Setup of v6:
Design PWM_duty_cycle, start of the top module:
module PWM_duty_cycle (
    input clk,            
    input rst,            
    input pwm_in,         
    output reg [7:0] duty_cycle   
);
    reg [15:0] high_count, total_count;   
    reg pwm_prev;        
    reg update_flag;     
    reg first_period;    
    always @(posedge clk or posedge rst) begin
        if (rst) begin
            high_count <= 0;
            total_count <= 0;
            duty_cycle <= 0;
            pwm_prev <= 0;
            update_flag <= 0;
            first_period <= 1;   
        end else begin
            total_count <= total_count + 1;
            if (pwm_in) high_count <= high_count + 1;
            if (pwm_prev && ~pwm_in) begin
                if (!first_period && total_count > 0) begin
                    duty_cycle <= (high_count * 100) / total_count;   
                end
                first_period <= 0;   
                high_count <= 0;
                total_count <= 0;
            end
            pwm_prev <= pwm_in;   
        end
    end
endmodule
Size: roughly 5600 cells after synthesis, roughly 11 I/O pins.
export LEC_CHECK = 0
export ABC_AREA = 0
export CAP_MARGIN = 15
export CORE_MARGIN = 2
export CORE_UTILIZATION = 72
export CTS_CLUSTER_DIAMETER = 75
export CTS_CLUSTER_SIZE = 72
export HOLD_SLACK_MARGIN = -0.1
export SETUP_SLACK_MARGIN = 3.08
export SLEW_MARGIN = 20
create_clock -name core_clock -period 46.2 [get_ports {clk}]
run.sh (not shown) runs the stock make flow with config.mk's settings and CLKGATE_MAP_FILE=.
v6 failed in detailed placement (3_5_place_dp) with DPL-0038.
Inputs modified between v6 and v35:
Settings: a deleted HOLD_SLACK_MARGIN that had been -0.1; a change of CAP_MARGIN from 15 to 20; a deleted ABC_AREA that had been 0; a deleted SETUP_SLACK_MARGIN that had been 3.08; a change of CORE_UTILIZATION from 72 to 40; a deleted CTS_CLUSTER_SIZE that had been 72; a deleted CTS_CLUSTER_DIAMETER that had been 75; a change of the clock period (ns, I/O delays scaled along) from 46.2 to 110.0.
- v35 finished all stages; the layout is clean.
- Overall die height (v6 / v35): 0.75
- Reported for v35 and v6, cell area after synthesis turned out identical to the last digit.
- Re die size: v35 is 78% up on v6.
- Placeable core area, v35 and v6, lower one = v6.
- v35 -> v6: number of synthesized register bits delta 0, exact match
- On area of the synthesized netlist per yosys stat, v35 and v6 are neck and neck.
- Comparing v6 against v35, there is no change at all in count of mapped cells out of synthesis.
Changes in v12 relative to v35:
Settings: putting TNS_END_PERCENT at 15 where nothing was set; putting PLACE_DENSITY_LB_ADDON at 0.0 where nothing was set; putting CTS_CLUSTER_DIAMETER at 92 where nothing was set; putting CTS_CLUSTER_SIZE at 90 where nothing was set; swapping 2 for 7 in CORE_MARGIN.
--- outcome ---
Any difference in sequential cell area share between v12 and v35 is small enough to ignore. v35 → v12: pre-CTS setup slack higher, met1 track demand over resource shows an increase of 0.52 points, wire length up 6.9%, iteration tally of the first detailed-router pass fell 2, via count shrank by 651. Endpoint required time on the critical path of v35 is on par with v12.
Edits applied to the flow inputs when going from v12 to v44:
Settings: a change of TNS_END_PERCENT from 15 to 45; a change of PLACE_DENSITY_LB_ADDON from 0.0 to 0.05; an added CELL_PAD_IN_SITES_GLOBAL_PLACEMENT of 2; a change of SLEW_MARGIN from 20 to 15; a deleted CTS_CLUSTER_SIZE that had been 90; an added GPL_TIMING_DRIVEN of 0; a change of CORE_UTILIZATION from 40 to 19; an added MIN_ROUTING_LAYER of met2; a deleted CTS_CLUSTER_DIAMETER that had been 92; an added CORE_ASPECT_RATIO of 0.73; a change of CORE_MARGIN from 7 to 5.
Results
- Initial standard-cell utilization of the core for v44: 21 points down relative to v12
- In the reports for v12 and v44, the smaller post-route minimum period belongs to v12.
- When v44 is measured against v12, its combined area of the multi-input logic cells turns out 5.7% higher.
- Global-route met3 utilization in v44 is 47 points higher than in v12
- The critical-path maximum fanout in v44 sits 20 below the value recorded for v12.
- Against v12, v44 comes in 0.34 points lower on sequential share of cell area.
- Cmp v44 vs v12: path depth of the worst reg2reg path higher in v44
- Higher buffer-and-inverter tally for the worst setup path goes to v44 over v12.
- Worst hold slack (higher): v44
- More vias were needed by v44 than by v12.

The RTL this note starts from:
==> flow/design.v <==
module PWM_duty_cycle (
    input clk,            
    input rst,            
    input pwm_in,         
    output reg [7:0] duty_cycle   
);
    reg [15:0] high_count, total_count;   
    reg pwm_prev;        
    reg update_flag;     
    reg first_period;    
    always @(posedge clk or posedge rst) begin
        if (rst) begin
            high_count <= 0;
            total_count <= 0;
            duty_cycle <= 0;
            pwm_prev <= 0;
            update_flag <= 0;
            first_period <= 1;   
        end else begin
            total_count <= total_count + 1;
            if (pwm_in) high_count <= high_count + 1;
            if (pwm_prev && ~pwm_in) begin
                if (!first_period && total_count > 0) begin
                    duty_cycle <= (high_count * 100) / total_count;   
                end
                first_period <= 0;   
                high_count <= 0;
                total_count <= 0;
            end
            pwm_prev <= pwm_in;   
        end
    end
endmodule
clock: 61.4 ns
lec_check: 0
abc_area: 1
cap_margin: 10
core_margin: 2
core_utilization: 71
cts_cluster_diameter: 342
cts_cluster_size: 34
hold_slack_margin: -0.1
max_routing_layer: met4
place_density: 0.63
slew_margin: 20
The baseline ended with an error in 5_1_grt.
Rerun with:
ABC_AREA = default   (was 1)
CAP_MARGIN = 20   (was 10)
CORE_UTILIZATION = 40   (was 71)
CTS_CLUSTER_DIAMETER = default   (was 342)
CTS_CLUSTER_SIZE = default   (was 34)
HOLD_SLACK_MARGIN = default   (was -0.1)
MAX_ROUTING_LAYER = default   (was met4)
PLACE_DENSITY = default   (was 0.63)
SETUP_SLACK_MARGIN = 4.88   (was default)
clock period = 104.0 ns   (was 61.4 ns; I/O delays follow)
This time the run ran to the end with no violations.
Die area rises by 67%.
Synthesized area drops by 5.4%.
Synthesized cell count came out lower by 21%.

// PWM_duty_cycle: RTL as listed in full above, without the edits since
Settings: LEC_CHECK=0, ABC_AREA=1, CAP_MARGIN=20, CELL_PAD_IN_SITES_DETAIL_PLACEMENT=0, CELL_PAD_IN_SITES_GLOBAL_PLACEMENT=0, CORE_MARGIN=2, CORE_UTILIZATION=69, CTS_CLUSTER_SIZE=43, MIN_ROUTING_LAYER=met1, PLACE_DENSITY_LB_ADDON=0.29, SETUP_SLACK_MARGIN=4.86, SLEW_MARGIN=20; clock period 40.6 ns.
The baseline did not get past detailed placement (3_5_place_dp).
Then changed:
CELL_PAD_IN_SITES_DETAIL_PLACEMENT = default   (was 0)
CELL_PAD_IN_SITES_GLOBAL_PLACEMENT = default   (was 0)
CTS_CLUSTER_SIZE = 72   (was 43)
MIN_ROUTING_LAYER = default   (was met1)
PLACE_DENSITY_LB_ADDON = default   (was 0.29)
SETUP_SLACK_MARGIN = default   (was 4.86)
clock period = 46.2 ns   (was 40.6 ns; I/O delays follow)
What happened: The changed run stopped in detailed placement (3_5_place_dp); area after synthesis is unchanged; synthesized cell count is unchanged; die size does not change.
Then changed:
CORE_UTILIZATION = 72   (was 69)
CTS_CLUSTER_SIZE = default   (was 72)
PLACE_DENSITY = 0.38   (was default)
TNS_END_PERCENT = 10   (was default)
clock period = 65.2 ns   (was 46.2 ns; I/O delays follow)
Effect: This time the run ran to the end with violations: setup timing. Synthesized area does not change. Die area went down by a few percent. Synthesized cell count does not change.
